// alu_top
module alu_top (
    input             clk,
    input      [15:0] a,
    input      [15:0] b,
    input      [2:0]  opcode,
    input      [1:0]  mode,
    output reg [31:0] result,
    output reg        eq
);
Settings: LEC_CHECK=0, ABC_AREA=0, CAP_MARGIN=15, CORE_MARGIN=2, CORE_UTILIZATION=72, CTS_CLUSTER_DIAMETER=351, CTS_CLUSTER_SIZE=33, MAX_ROUTING_LAYER=met4, SETUP_SLACK_MARGIN=0.66, SLEW_MARGIN=20, TNS_END_PERCENT=5; clock period 72.0 ns.
run.sh (not shown) runs the stock make flow with config.mk's settings and CLKGATE_MAP_FILE=.
The starting point failed in clock tree synthesis (4_1_cts) with DPL-0038.
Next try:
ABC_AREA = 1   (was 0)
CAP_MARGIN = 20   (was 15)
CTS_CLUSTER_DIAMETER = 364   (was 351)
CTS_CLUSTER_SIZE = not set   (was 33)
PLACE_DENSITY_LB_ADDON = 0.2   (was not set)
SETUP_SLACK_MARGIN = not set   (was 0.66)
clock period = 83.8 ns   (was 72.0 ns; I/O delays follow)
- With this change the flow produced a clean layout
- synthesized area grows by a few percent
- die area goes up by a few percent
- synthesized cell count increases by about a fifth
Next try:
ABC_AREA = not set   (was 1)
CORE_UTILIZATION = 70   (was 72)
CTS_CLUSTER_DIAMETER = 363   (was 364)
PLACE_DENSITY_LB_ADDON = not set   (was 0.2)
TNS_END_PERCENT = not set   (was 5)
Outcome: With this change the flow completed and failed the layout checks on negative setup slack. Synthesized cell count decreases by 16%. Clock skew grows by 0.014 ns. Die size is lower by about 2.6%. Non-clock buffer count came out higher by 269. Final cell count came out lower by about 10%. Count of clock-buffer cells in the layout rises by 2. Setup slack degrades by 6.3 ns.
Next try:
CORE_UTILIZATION = 26   (was 70)
CTS_CLUSTER_DIAMETER = not set   (was 363)
MAX_ROUTING_LAYER = not set   (was met4)
clock period = 87.1 ns   (was 83.8 ns; I/O delays follow)
After rerunning: Now the flow completed with no timing, DRC or antenna violations; synthesized area does not change; die area went up to 2.7 times its value; cell count grows by 18%; hold slack is better by 0.29 ns; register-to-register slack improved by 3.9 ns; via count drops by 9.5%; sequential share of layout area barely changes; design area rose by 1.8%.
Next try:
CORE_UTILIZATION = 58   (was 26)
clock period = 73.8 ns   (was 87.1 ns; I/O delays follow)
Result: With this change the flow died in global routing (5_1_grt), error GRT-0232. Synthesized area does not change. Die size came out lower by 55%. Synthesized cell count does not change.
Next try:
CORE_UTILIZATION = 72   (was 58)
PLACE_DENSITY = 0.65   (was not set)
clock period = 77.7 ns   (was 73.8 ns; I/O delays follow)
What happened: The changed run aborted during clock tree synthesis (4_1_cts); die area fell by 19%; area after synthesis does not change; synthesized cell count is unchanged.

Starting RTL as in the previous note.
Settings: LEC_CHECK=0, ABC_AREA=1, CAP_MARGIN=20, CELL_PAD_IN_SITES_DETAIL_PLACEMENT=2, CELL_PAD_IN_SITES_GLOBAL_PLACEMENT=2, CORE_ASPECT_RATIO=1.76, CORE_MARGIN=5, CORE_UTILIZATION=31, CTS_CLUSTER_SIZE=42, GPL_ROUTABILITY_DRIVEN=0, PLACE_DENSITY=0.81, SLEW_MARGIN=0; clock period 90.0 ns.
The baseline finished but failed the layout checks on max-capacitance violations, max-slew violations.
Rerun with:
==> flow/config.mk (replaced) <==
export PLATFORM = sky130hd
export DESIGN_NAME = alu_top
export DESIGN_NICKNAME = alu_top
export VERILOG_FILES = /design/flow/design.v
export SDC_FILE = /design/flow/constraint.sdc
export NUM_CORES = 4
export LEC_CHECK = 0
export CAP_MARGIN = 0
export CELL_PAD_IN_SITES_DETAIL_PLACEMENT = 2
export CORE_MARGIN = 2
export CORE_UTILIZATION = 16
export CTS_CLUSTER_DIAMETER = 339
export CTS_CLUSTER_SIZE = 60
export GPL_ROUTABILITY_DRIVEN = 0
export GPL_TIMING_DRIVEN = 0
export HOLD_SLACK_MARGIN = 0.23
export MAX_ROUTING_LAYER = met4
export SLEW_MARGIN = 35
export TNS_END_PERCENT = 45
=> This time the run aborted during global routing (5_1_grt), error GRT-0232. Die area rises by about 80%. Area after synthesis shrinks by 5.4%. Synthesized cell count drops by 16%.
Rerun with:
==> flow/config.mk (replaced) <==
export PLATFORM = sky130hd
export DESIGN_NAME = alu_top
export DESIGN_NICKNAME = alu_top
export VERILOG_FILES = /design/flow/design.v
export SDC_FILE = /design/flow/constraint.sdc
export NUM_CORES = 4
export LEC_CHECK = 0
export CAP_MARGIN = 20
export CORE_MARGIN = 2
export CORE_UTILIZATION = 40
export SLEW_MARGIN = 20
The changed run completed with no timing, DRC or antenna violations.
Area after synthesis does not change.
Synthesized cell count is unchanged.
Die size goes down by well over a third.
Rerun with:
==> flow/constraint.sdc (replaced) <==
create_clock -name core_clock -period 87.1 [get_ports {clk}]
set_input_delay 17.4200 -clock core_clock [delete_from_list [all_inputs] [get_ports {clk}]]
set_output_delay 17.4200 -clock core_clock [all_outputs]
set_load 0.01 [all_outputs]
After rerunning: Global-route usage stays flat; non-clock buffer count went up by 64; routed wire length went up by 0.64%; area after synthesis does not change.

Starting RTL as in the previous note.
clock: 50.3 ns
lec_check: 0
abc_area: 1
cap_margin: 15
core_aspect_ratio: 0.5
core_margin: 4
core_utilization: 38
cts_cluster_diameter: 65
setup_slack_margin: 0.66
slew_margin: 20
tns_end_percent: 85
The starting point reached the layout checks and failed them: setup timing.
Change:
Settings changed: ABC_AREA 1 to not set, CAP_MARGIN 15 to 20, CORE_ASPECT_RATIO 0.5 to not set, CORE_MARGIN 4 to 2, CORE_UTILIZATION 38 to 69, CTS_CLUSTER_DIAMETER 65 to not set, SETUP_SLACK_MARGIN 0.66 to not set, TNS_END_PERCENT 85 to not set.
Clock period 50.3 ns to 54.7 ns, I/O delays scaled along.
The changed run did not get past 4_1_cts.
Area after synthesis decreases by 5.4%.
Synthesized cell count falls by 16%.
Die area is lower by 49%.
Change:
Settings changed: CORE_UTILIZATION 69 to 72, CTS_CLUSTER_DIAMETER set to 363, CTS_CLUSTER_SIZE set to 41, MAX_ROUTING_LAYER set to met4.
Clock period 54.7 ns to 83.8 ns, I/O delays scaled along.
This time the run failed in 5_1_grt, error ODB-0269; synthesized cell count is unchanged; area after synthesis does not change; die size went down by 4.1%.
Change:
Settings changed: ABC_AREA set to 1, CTS_CLUSTER_DIAMETER 363 to 397, CTS_CLUSTER_SIZE 41 to 99, MAX_ROUTING_LAYER met4 to not set.
Clock period 83.8 ns to 54.7 ns, I/O delays scaled along.
After rerunning:
- The new run ended with an error in 3_5_place_dp (DPL-0033)
- synthesized area rises by 5.7%
- synthesized cell count rises by 19%
- die area rises by 5.6%
Change:
Settings changed: ABC_AREA 1 to not set, CTS_CLUSTER_DIAMETER 397 to 333, CTS_CLUSTER_SIZE 99 to not set, MAX_ROUTING_LAYER set to met4.
Clock period 54.7 ns to 83.8 ns, I/O delays scaled along.
With this change the flow failed in 5_1_grt.
Area after synthesis shrinks by about 5.4%.
Die size shrinks by 5.3%.
Synthesized cell count shrinks by about 16%.
Change:
Settings changed: ABC_AREA set to 1, CORE_UTILIZATION 72 to 71, CTS_CLUSTER_DIAMETER 333 to not set, MAX_ROUTING_LAYER met4 to not set.
Clock period 83.8 ns to 113.0 ns, I/O delays scaled along.
The changed run passed the timing, DRC and antenna checks. Synthesized area rises by 5.7%. Die size came out higher by 7.1%. Synthesized cell count is higher by 19%.

## P
Starting RTL as in the previous note.
Design alu_top, start of the top module:
module alu_top (
    input             clk,
    input      [15:0] a,
    input      [15:0] b,
    input      [2:0]  opcode,
    input      [1:0]  mode,
    output reg [31:0] result,
    output reg        eq
);
==> flow/config.mk <==
export PLATFORM = sky130hd
export DESIGN_NAME = alu_top
export DESIGN_NICKNAME = alu_top
export VERILOG_FILES = /design/flow/design.v
export SDC_FILE = /design/flow/constraint.sdc
export NUM_CORES = 4
export LEC_CHECK = 0
export CAP_MARGIN = 20
export CELL_PAD_IN_SITES_DETAIL_PLACEMENT = 2
export CORE_MARGIN = 2
export CORE_UTILIZATION = 16
export CTS_CLUSTER_SIZE = 60
export GPL_ROUTABILITY_DRIVEN = 0
export GPL_TIMING_DRIVEN = 0
export HOLD_SLACK_MARGIN = 0.23
export MAX_ROUTING_LAYER = met4
export SETUP_SLACK_MARGIN = 5.0
export SLEW_MARGIN = 35
export TNS_END_PERCENT = 45
==> flow/constraint.sdc <==
create_clock -name core_clock -period 90.0 [get_ports {clk}]
set_input_delay 18.0000 -clock core_clock [delete_from_list [all_inputs] [get_ports {clk}]]
set_output_delay 18.0000 -clock core_clock [all_outputs]
set_load 0.01 [all_outputs]
Run status, P: aborted in global routing (5_1_grt), error GRT-0116
Changes in Q relative to P:
- setting CTS_CLUSTER_DIAMETER to 333 for the first time
- changing CORE_UTILIZATION from 16 to 31
- setting PLACE_DENSITY to 0.81 for the first time
- changing HOLD_SLACK_MARGIN from 0.23 to -0.05
- setting CELL_PAD_IN_SITES_GLOBAL_PLACEMENT to 0 for the first time
- removing SETUP_SLACK_MARGIN (formerly 5.0)
- changing SLEW_MARGIN from 35 to 20
- changing GPL_ROUTABILITY_DRIVEN from 0 to 1
- setting CORE_ASPECT_RATIO to 1.76 for the first time
- removing MAX_ROUTING_LAYER (formerly met4)
- changing TNS_END_PERCENT from 45 to 30
- changing CORE_MARGIN from 2 to 5
- setting MIN_ROUTING_LAYER to met2 for the first time
- setting ABC_AREA to 0 for the first time
- removing GPL_TIMING_DRIVEN (formerly 0)
- changing CTS_CLUSTER_SIZE from 60 to 42
==> comparison <==
Of the runs Q and P, none of them finished clean.
The flow ended early for P: it failed with a tool error in global routing (5_1_grt).
Looking at setup slack at placement, Q sits 12.94 ns higher than P does.
| half-perimeter wire length of the detailed placement result | Q vs P | worse |
The count of instantiated cells in the yosys netlist of P and that of Q are within noise of each other.
The run showing the smaller post-CTS setup buffer count is Q.
Summary of Q over P: row count now smaller, share of flip-flops with an asynchronous set or reset comparable, sequential element share of the synthesized area comparable.
Post-cts gate resize count in Q vs P: down about 56%
In Q the die area turned out 110000 µm² lower than in P.
Between Q and P, the core box area is higher for P.
> inputs changed (Q -> R)
- SETUP_SLACK_MARGIN: unset -> 5.0
- CTS_CLUSTER_DIAMETER: 333 -> unset
- ABC_AREA: 0 -> unset
- MIN_ROUTING_LAYER: met2 -> unset
- CELL_PAD_IN_SITES_GLOBAL_PLACEMENT: 0 -> unset
- GPL_ROUTABILITY_DRIVEN: 1 -> unset
- HOLD_SLACK_MARGIN: -0.05 -> unset
- CORE_MARGIN: 5 -> 2
- CORE_ASPECT_RATIO: 1.76 -> unset
- CORE_UTILIZATION: 31 -> 40
- CTS_CLUSTER_SIZE: 42 -> unset
- TNS_END_PERCENT: 30 -> 45
- PLACE_DENSITY: 0.81 -> unset
--- outcome ---
R failed in clock tree synthesis (4_1_cts) with DPL-0033. Summary of R over Q: horizontal die size increased by about 14% relative to the old numbers, register bit count reported by yosys closely matched the old numbers, area figure in the yosys stat output closely matched the old numbers, setup slack at placement decreased by 0.23 ns relative to the old numbers.
[inputs] S vs R
- CTS_CLUSTER_SIZE now 60, previously not set
- MAX_ROUTING_LAYER now met4, previously not set
- CORE_MARGIN now 5, was 2
- CTS_CLUSTER_DIAMETER now 339, previously not set
- SLEW_MARGIN now 35, was 20
- CORE_UTILIZATION now 16, was 40
- HOLD_SLACK_MARGIN now 0.23, previously not set
- GPL_ROUTABILITY_DRIVEN now 1, previously not set
- CAP_MARGIN now 0, was 20
- SETUP_SLACK_MARGIN no longer set, was 5.0
- GPL_TIMING_DRIVEN now 0, previously not set
--- outcome ---
- S did not run to completion, as it errored out during global routing (5_1_grt).
- Compared with R, in S instance area after placement now larger; sum of net half-perimeters after detailed placement now smaller; die area now larger; floorplan utilization now smaller; cell row count now larger.
- Worst setup slack after placement: S < R
